Setup of try-tundra:
## alu_top
module alu_top(clk, a, b, op, out, carry_out, over_flow, zero);
input clk;
input [31:0] a, b;
input [2:0] op;
output reg [31:0] out;
output reg carry_out, over_flow, zero;
reg [31:0] a_r, b_r;
reg [2:0] op_r;
wire [31:0] alu_out;
wire alu_carry_out, alu_over_flow, alu_zero;
ALU alu_core(a_r, b_r, op_r, alu_out, alu_carry_out, alu_over_flow, alu_zero);
always @(posedge clk) begin
	a_r <= a;
	b_r <= b;
	op_r <= op;
	out <= alu_out;
	carry_out <= alu_carry_out;
	over_flow <= alu_over_flow;
	zero <= alu_zero;
end
endmodule
export LEC_CHECK = 0
export ABC_AREA = 0
export CAP_MARGIN = 15
export CELL_PAD_IN_SITES_DETAIL_PLACEMENT = 1
export CORE_ASPECT_RATIO = 1.15
export CORE_MARGIN = 7
export CORE_UTILIZATION = 71
export CTS_CLUSTER_DIAMETER = 145
export CTS_CLUSTER_SIZE = 82
export GPL_ROUTABILITY_DRIVEN = 1
export GPL_TIMING_DRIVEN = 0
export MAX_ROUTING_LAYER = met4
export PLACE_DENSITY_LB_ADDON = 0.07
export SLEW_MARGIN = 20
export TNS_END_PERCENT = 5
create_clock -name core_clock -period 23.6 [get_ports {clk}]
run.sh (not shown) runs the stock make flow with config.mk's settings and CLKGATE_MAP_FILE=.
No final results exist for try-tundra, since it was stopped by error DPL-0033 during detailed placement.
Changes in try-cedar relative to try-tundra:
Settings: CAP_MARGIN changed from 15 to 20; GPL_TIMING_DRIVEN removed (was 0); CTS_CLUSTER_DIAMETER removed (was 145); CORE_ASPECT_RATIO removed (was 1.15); MAX_ROUTING_LAYER removed (was met4); CTS_CLUSTER_SIZE removed (was 82); CORE_MARGIN changed from 7 to 2; CELL_PAD_IN_SITES_DETAIL_PLACEMENT removed (was 1); ABC_AREA removed (was 0); CORE_UTILIZATION changed from 71 to 18; TNS_END_PERCENT removed (was 5); GPL_ROUTABILITY_DRIVEN removed (was 1); PLACE_DENSITY_LB_ADDON removed (was 0.07); the clock period (ns, I/O delays scaled along) changed from 23.6 to 14.2.
==> results <==
try-cedar: all stages complete, timing, DRC and antenna checks passed. From try-tundra to try-cedar the numbers moved as follows: placeable core region saw an increase, last weighted congestion value of the routability-driven placer moved down, area enclosed by the die boundary moved up, number of core rows went up.
> inputs changed (try-cedar -> try-amber)
Settings: CORE_UTILIZATION now 59, was 18; the clock period (ns, I/O delays scaled along) now 11.2, was 14.2.
Results
- Layout checks on try-amber: not met. Flow itself completed; violations: setup timing.
- try-cedar -> try-amber: netlist area before placement delta 0, exact match
- Compared to try-cedar, try-amber has global-route usage over all layers 20 points higher.
- try-amber vs. try-cedar: wire length down about 9%, count of clock-buffer cells in the layout up 1.
- Compared with try-cedar, in try-amber adder and majority cell fraction of the synthesized area neither gained nor lost much, worst-case headroom to the max-slew limit lost 0.78 points.
- Non-clock inverter total of the final layout came out exactly the same in try-amber and try-cedar.
- Looking at fmax, try-amber sits 2.8 MHz higher than try-cedar does.
- Comparing try-amber and try-cedar, the lower sequential portion of the cell area is on try-cedar.
- Compared to try-cedar, try-amber has total non-filler cell area in the finished layout 2.6% lower.

---

Setup of exp/yarrow:
Starting RTL as in the previous note.
make LEC_CHECK=0 ABC_AREA=1 CAP_MARGIN=20 CELL_PAD_IN_SITES_DETAIL_PLACEMENT=1 CELL_PAD_IN_SITES_GLOBAL_PLACEMENT=2 CORE_ASPECT_RATIO=0.65 CORE_MARGIN=7 CORE_UTILIZATION=36 CTS_CLUSTER_DIAMETER=57 CTS_CLUSTER_SIZE=85 GPL_ROUTABILITY_DRIVEN=1 MAX_ROUTING_LAYER=met5 PLACE_DENSITY_LB_ADDON=0.09 SETUP_SLACK_MARGIN=2.5 SLEW_MARGIN=25 TNS_END_PERCENT=50 finish   # period 14.1 ns
Input-level comparison between exp/cedar and exp/yarrow:
==> flow/config.mk <==
export PLATFORM = sky130hd
export DESIGN_NAME = alu_top
export DESIGN_NICKNAME = alu_top
export VERILOG_FILES = /design/flow/design.v
export SDC_FILE = /design/flow/constraint.sdc
export NUM_CORES = 4
export LEC_CHECK = 0
export ABC_AREA = 1
export CAP_MARGIN = 20
export CELL_PAD_IN_SITES_DETAIL_PLACEMENT = 2
export CELL_PAD_IN_SITES_GLOBAL_PLACEMENT = 3
export CORE_ASPECT_RATIO = 1.76
export CORE_MARGIN = 8
export CORE_UTILIZATION = 36
export CTS_CLUSTER_DIAMETER = 397
export CTS_CLUSTER_SIZE = 85
export GPL_ROUTABILITY_DRIVEN = 0
export HOLD_SLACK_MARGIN = 0.06
export MAX_ROUTING_LAYER = met4
export PLACE_DENSITY_LB_ADDON = 0.27
export SETUP_SLACK_MARGIN = 2.5
export SLEW_MARGIN = 35
export TNS_END_PERCENT = 50
Findings:
- The largest vdd supply drop of exp/cedar falls short of that of exp/yarrow by 5.0%.
- exp/cedar: proportion of power drawn by the clock network lower than exp/yarrow
- Taking exp/yarrow as the reference, in exp/cedar routed wire length grew by about 15%; part of the power in combinational logic grew by 1.9 points.
Input-level comparison between exp/tundra and exp/cedar:
==> flow/config.mk <==
export PLATFORM = sky130hd
export DESIGN_NAME = alu_top
export DESIGN_NICKNAME = alu_top
export VERILOG_FILES = /design/flow/design.v
export SDC_FILE = /design/flow/constraint.sdc
export NUM_CORES = 4
export LEC_CHECK = 0
export CAP_MARGIN = 20
export CORE_MARGIN = 2
export CORE_UTILIZATION = 40
export SLEW_MARGIN = 20
==> flow/constraint.sdc <==
create_clock -name core_clock -period 14.5 [get_ports {clk}]
set_input_delay 2.9000 -clock core_clock [delete_from_list [all_inputs] [get_ports {clk}]]
set_output_delay 2.9000 -clock core_clock [all_outputs]
set_load 0.01 [all_outputs]
### Flow results
exp/tundra against exp/cedar: wire length of the first global-routing pass fell by about 23%, combinational power barely changed, critical path depth fell 2. Die: exp/tundra smaller than exp/cedar. Of the two values seen for launching instance or port of the critical path, alu_core.a_inv was produced by exp/tundra and alu_core.b_inv by exp/cedar. [compare] base=exp/cedar new=exp/tundra: routed wire length on met3 climbed about 60%; routed wire length went down by about 23%; final-layout non-clock buffer area share moved down; mean post-synth cell area now sits higher; register area stayed essentially flat.
Power figures rest on the tool's default switching activity, not on a simulated workload.
